==> inputs of v26 <==
// top
module top #(
    parameter D_WIDTH = 16,
    parameter Q_BITS  = 13
)(
  input logic [D_WIDTH - 1 : 0] angle_in,
  input logic signed [D_WIDTH - 1 : 0] currA_in,
  input logic signed [D_WIDTH - 1 : 0] currB_in,
  input logic signed [D_WIDTH - 1 : 0] currC_in,
  input logic signed [D_WIDTH - 1 : 0] currT_in,
  input logic        [D_WIDTH - 1 : 0] periodTop,
  output logic pwmA_out,
  output logic pwmB_out,
  output logic pwmC_out,
  input logic signed [D_WIDTH - 1 : 0]  kpd, kpq,
  input logic signed [D_WIDTH - 1 : 0]  kid, kiq,
  input logic clear_pid,
  input  logic clk,
  input  logic rstb,
  input  logic valid,
  output logic ready
);
  reg [         15 : 0] angle_r;
  reg [D_WIDTH - 1 : 0] currA_r;
  reg [D_WIDTH - 1 : 0] currB_r;
  reg [D_WIDTH - 1 : 0] currC_r;
  reg [D_WIDTH - 1 : 0] currT_r;
  reg [         15 : 0] periodTop_r;
  reg [4:0]             state;
  reg  [D_WIDTH - 1 : 0] a_in_matmul;
  reg  [D_WIDTH - 1 : 0] b_in_matmul;
  reg  [1:0]             op_in_matmul;
  wire [D_WIDTH - 1 : 0] a_out_matmul;
  wire [D_WIDTH - 1 : 0] b_out_matmul;
  reg [D_WIDTH - 1 : 0] c_out_calc;
  reg [D_WIDTH - 1 : 0] park_d_r, park_q_r;
  reg [D_WIDTH - 1 : 0] va_r, vb_r;
  wire    cordic_out_valid;
  wire    matmul_out_valid;
  wire    pid_d_out_valid;
  wire    pid_q_out_valid;
  wire    svm_out_valid;
  reg     cordic_done;
  reg     clarke_done;
  reg     pid_d_done;
  reg     pid_q_done;
  wire    [         15 : 0] sin, cos;
  wire    [D_WIDTH - 1 : 0] pid_d_out, pid_q_out;
  reg     start_cordic;
  reg     start_matmul;
  reg     start_PID;
  reg     start_svm;
  always @(posedge clk or negedge rstb) begin
    if (!rstb) begin
      angle_r       <= 0;
      currA_r       <= 0;
      currB_r       <= 0;
      currC_r       <= 0;
      currT_r       <= 0;
      periodTop_r   <= 0;
      state         <= 0;
      ready         <= 1;
      start_cordic  <= 0;
  ...
export LEC_CHECK = 0
export ABC_AREA = 1
export CAP_MARGIN = 20
export CORE_MARGIN = 2
export CORE_UTILIZATION = 72
export CTS_CLUSTER_DIAMETER = 373
export CTS_CLUSTER_SIZE = 97
export PLACE_DENSITY = 0.6
export SLEW_MARGIN = 20
export TNS_END_PERCENT = 5
create_clock -name core_clock -period 3.58 [get_ports {clk}]
run.sh (not shown) runs the stock make flow with config.mk's settings and CLKGATE_MAP_FILE=.
==> inputs of v5, as changes to v26 <==
- ABC_AREA: 1 -> default
- CORE_UTILIZATION: 72 -> 63
- CTS_CLUSTER_DIAMETER: 373 -> default
- CTS_CLUSTER_SIZE: 97 -> 93
- PLACE_DENSITY: 0.6 -> 0.37
- TNS_END_PERCENT: 5 -> default
==> flow/constraint.sdc (replaced) <==
create_clock -name core_clock -period 8.8 [get_ports {clk}]
set_input_delay 1.7600 -clock core_clock [delete_from_list [all_inputs] [get_ports {clk}]]
set_output_delay 1.7600 -clock core_clock [all_outputs]
set_load 0.01 [all_outputs]
==> notes <==
- Between v5 and v26, the lower die area is in v26 (gap about 7%, measured against v26).
- v26 never finished: it broke off in global routing. v5 completed with no timing, DRC or antenna violations.
- Between v26 and v5, the lower synthesized cell count is in v5 (gap 28%, measured against v5).
- Of v26 and v5, v26 has the higher area after synthesis (gap about 7%, measured against v5).
==> figures <==
metric                                                                           v26            v5
Result of the run                                             stopped before the end  timing/DRC/antenna clean
Last stage reached                                                    global routing             -
Xor+xnor area frac                                                           0.01656       0.03982
Overall die area                                                        143300 sq um  153200 sq um
Area fraction in mux cells                                                 0.0001115       0.02744
Seq share, synth                                                              0.2099        0.2242
Number of hold buffers added after cts                                             1             0
H-tree levels                                                                      1             3
Floorplan Core Area                                                     139400 sq um  149400 sq um
Hpwl dp                                                                     270.3 mm      197.5 mm
Fraction of the mapped netlist area in simple logic gates                     0.1978        0.1388
Top cell area share                                                           0.2355        0.2515
YS chip area                                                            101000 sq um   94580 sq um
Number of clock buffers inserted by TritonCTS                                     12            96
Gate count of the mapped netlist                                               13130         10290
Area fraction in full adders, half adders and majority gates                  0.3461        0.3696
Std cell rows                                                                    137           142
Synthesized net count                                                          15380         12530

========
==> inputs of run D <==
top again, from the RTL that the note above started with.
## top
module top #(
    parameter D_WIDTH = 16,
    parameter Q_BITS  = 13
)(
  input logic [D_WIDTH - 1 : 0] angle_in,
  input logic signed [D_WIDTH - 1 : 0] currA_in,
  input logic signed [D_WIDTH - 1 : 0] currB_in,
  input logic signed [D_WIDTH - 1 : 0] currC_in,
  input logic signed [D_WIDTH - 1 : 0] currT_in,
  input logic        [D_WIDTH - 1 : 0] periodTop,
  output logic pwmA_out,
  output logic pwmB_out,
  output logic pwmC_out,
  input logic signed [D_WIDTH - 1 : 0]  kpd, kpq,
  input logic signed [D_WIDTH - 1 : 0]  kid, kiq,
  input logic clear_pid,
  input  logic clk,
  input  logic rstb,
  input  logic valid,
  output logic ready
);
export LEC_CHECK = 0
export ABC_AREA = 0
export CAP_MARGIN = 20
export CELL_PAD_IN_SITES_DETAIL_PLACEMENT = 0
export CORE_ASPECT_RATIO = 1.04
export CORE_MARGIN = 2
export CORE_UTILIZATION = 72
export MAX_ROUTING_LAYER = met5
export MIN_ROUTING_LAYER = met1
export PLACE_DENSITY_LB_ADDON = 0.2
export SETUP_SLACK_MARGIN = 1.38
export SLEW_MARGIN = 20
create_clock -name core_clock -period 5.08 [get_ports {clk}]
==> run M (differences from run D) <==
==> flow/config.mk (replaced) <==
export PLATFORM = sky130hd
export DESIGN_NAME = top
export DESIGN_NICKNAME = top
export VERILOG_FILES = /design/flow/design.v
export SDC_FILE = /design/flow/constraint.sdc
export NUM_CORES = 4
export LEC_CHECK = 0
export CAP_MARGIN = 20
export CORE_MARGIN = 2
export CORE_UTILIZATION = 50
export PLACE_DENSITY = 0.6
export SLEW_MARGIN = 20
==> flow/constraint.sdc (replaced) <==
create_clock -name core_clock -period 8.74 [get_ports {clk}]
set_input_delay 1.7480 -clock core_clock [delete_from_list [all_inputs] [get_ports {clk}]]
set_output_delay 1.7480 -clock core_clock [all_outputs]
set_load 0.01 [all_outputs]
==> run Z (differences from run D) <==
==> flow/config.mk (replaced) <==
export PLATFORM = sky130hd
export DESIGN_NAME = top
export DESIGN_NICKNAME = top
export VERILOG_FILES = /design/flow/design.v
export SDC_FILE = /design/flow/constraint.sdc
export NUM_CORES = 4
export LEC_CHECK = 0
export ABC_AREA = 1
export CAP_MARGIN = 0
export CELL_PAD_IN_SITES_DETAIL_PLACEMENT = 0
export CORE_ASPECT_RATIO = 1.04
export CORE_MARGIN = 2
export CORE_UTILIZATION = 64
export CTS_CLUSTER_SIZE = 37
export MAX_ROUTING_LAYER = met5
export MIN_ROUTING_LAYER = met1
export PLACE_DENSITY_LB_ADDON = 0.04
export SLEW_MARGIN = 20
==> flow/constraint.sdc (replaced) <==
create_clock -name core_clock -period 12.3 [get_ports {clk}]
set_input_delay 2.4600 -clock core_clock [delete_from_list [all_inputs] [get_ports {clk}]]
set_output_delay 2.4600 -clock core_clock [all_outputs]
set_load 0.01 [all_outputs]
==> comparison <==
Run Z finished with timing, DRC and antenna clean. Run D ran to the end with violations: negative setup slack. Run M finished clean. Between run D and run M, the lower die area is in run D (gap about 30%, measured against run M). The lowest fmax belongs to run Z, the highest to run D. Non-clock buffer count, lowest first: run Z, run M, run D. Clock power: run D > run M > run Z. Count of clock-buffer cells in the layout: run Z < run D < run M. In run D the via count is larger than in run M, by 23%. In run D the wire length is larger than in run Z, by 14%. Critical path depth, highest first: run M, run D, run Z. Between run Z and run M, the lower area after synthesis is in run M (gap about 7%, measured against run M). Clock skew, highest first: run Z, run D, run M. In run Z the core utilization is lower than in run D, by 19 points.
==> figures <==
| metric | run M | run Z | run D |
|---|---|---|---|
| Smallest hold slack | 0.461 ns | 0.469 ns | 0.353 ns |
| Area fraction in mux cells | 2.74% | 0.0111% | 2.74% |
| Inverter count | 1729 | 2725 | 1729 |
| Worst stage delay on the critical path | 0.58 ns | 1.02 ns | 0.88 ns |
| Crit path arrival time | 8.78 ns | 8.84 ns | 8.64 ns |
| Non-clock buffer area fraction after layout | 2.61% | 2.07% | 10.6% |
| Maximum vdd drop | 178 uV | 1460 uV | 290 uV |
| Area fraction in xor and xnor cells | 3.98% | 1.66% | 3.98% |
| Number of cells on the critical path | 26 | 22 | 23 |
| Count leader, synth | sky130_fd_sc_hd__inv_1 | sky130_fd_sc_hd__nand2_1 | sky130_fd_sc_hd__inv_1 |
| Cell internal power dissipation | 6.70 mW | 6.18 mW | 11.5 mW |
| Cells on worst reg2reg path | 26 | 22 | 23 |
| Fillers | 17200 | 13200 | 6005 |
| Post-CTS clock slew at the launch and capture registers of the worst setup and hold paths | 0.06 ns | 0.06 ns | 0.07 ns |
| Net count reported at finish | 12500 | 15300 | 13600 |
| Number of buffers other than clock buffers in the final layout | 295 | 243 | 1405 |
| Taps Inserted | 2495 | 2100 | 1712 |
| Die span in x | 439 um | 394 um | 359 um |
| Drt wl/cell | 20.1 um | 19.6 um | 25.8 um |
| Reg2Reg Capture Point | svm0.tC[14] | svm0.tC[9] | cordic0.cos[15] |
| Outcome | timing/DRC/antenna clean | timing/DRC/antenna clean | failed layout checks |
| Reasons for failing layout checks | - | - | negative setup slack |
| Sequential share of cell area | 20.7% | 19.7% | 18.6% |
| Pre-CTS setup slack | 0.668 ns | 4.17 ns | -1.95 ns |
Power is estimated from default activity; no workload was simulated.
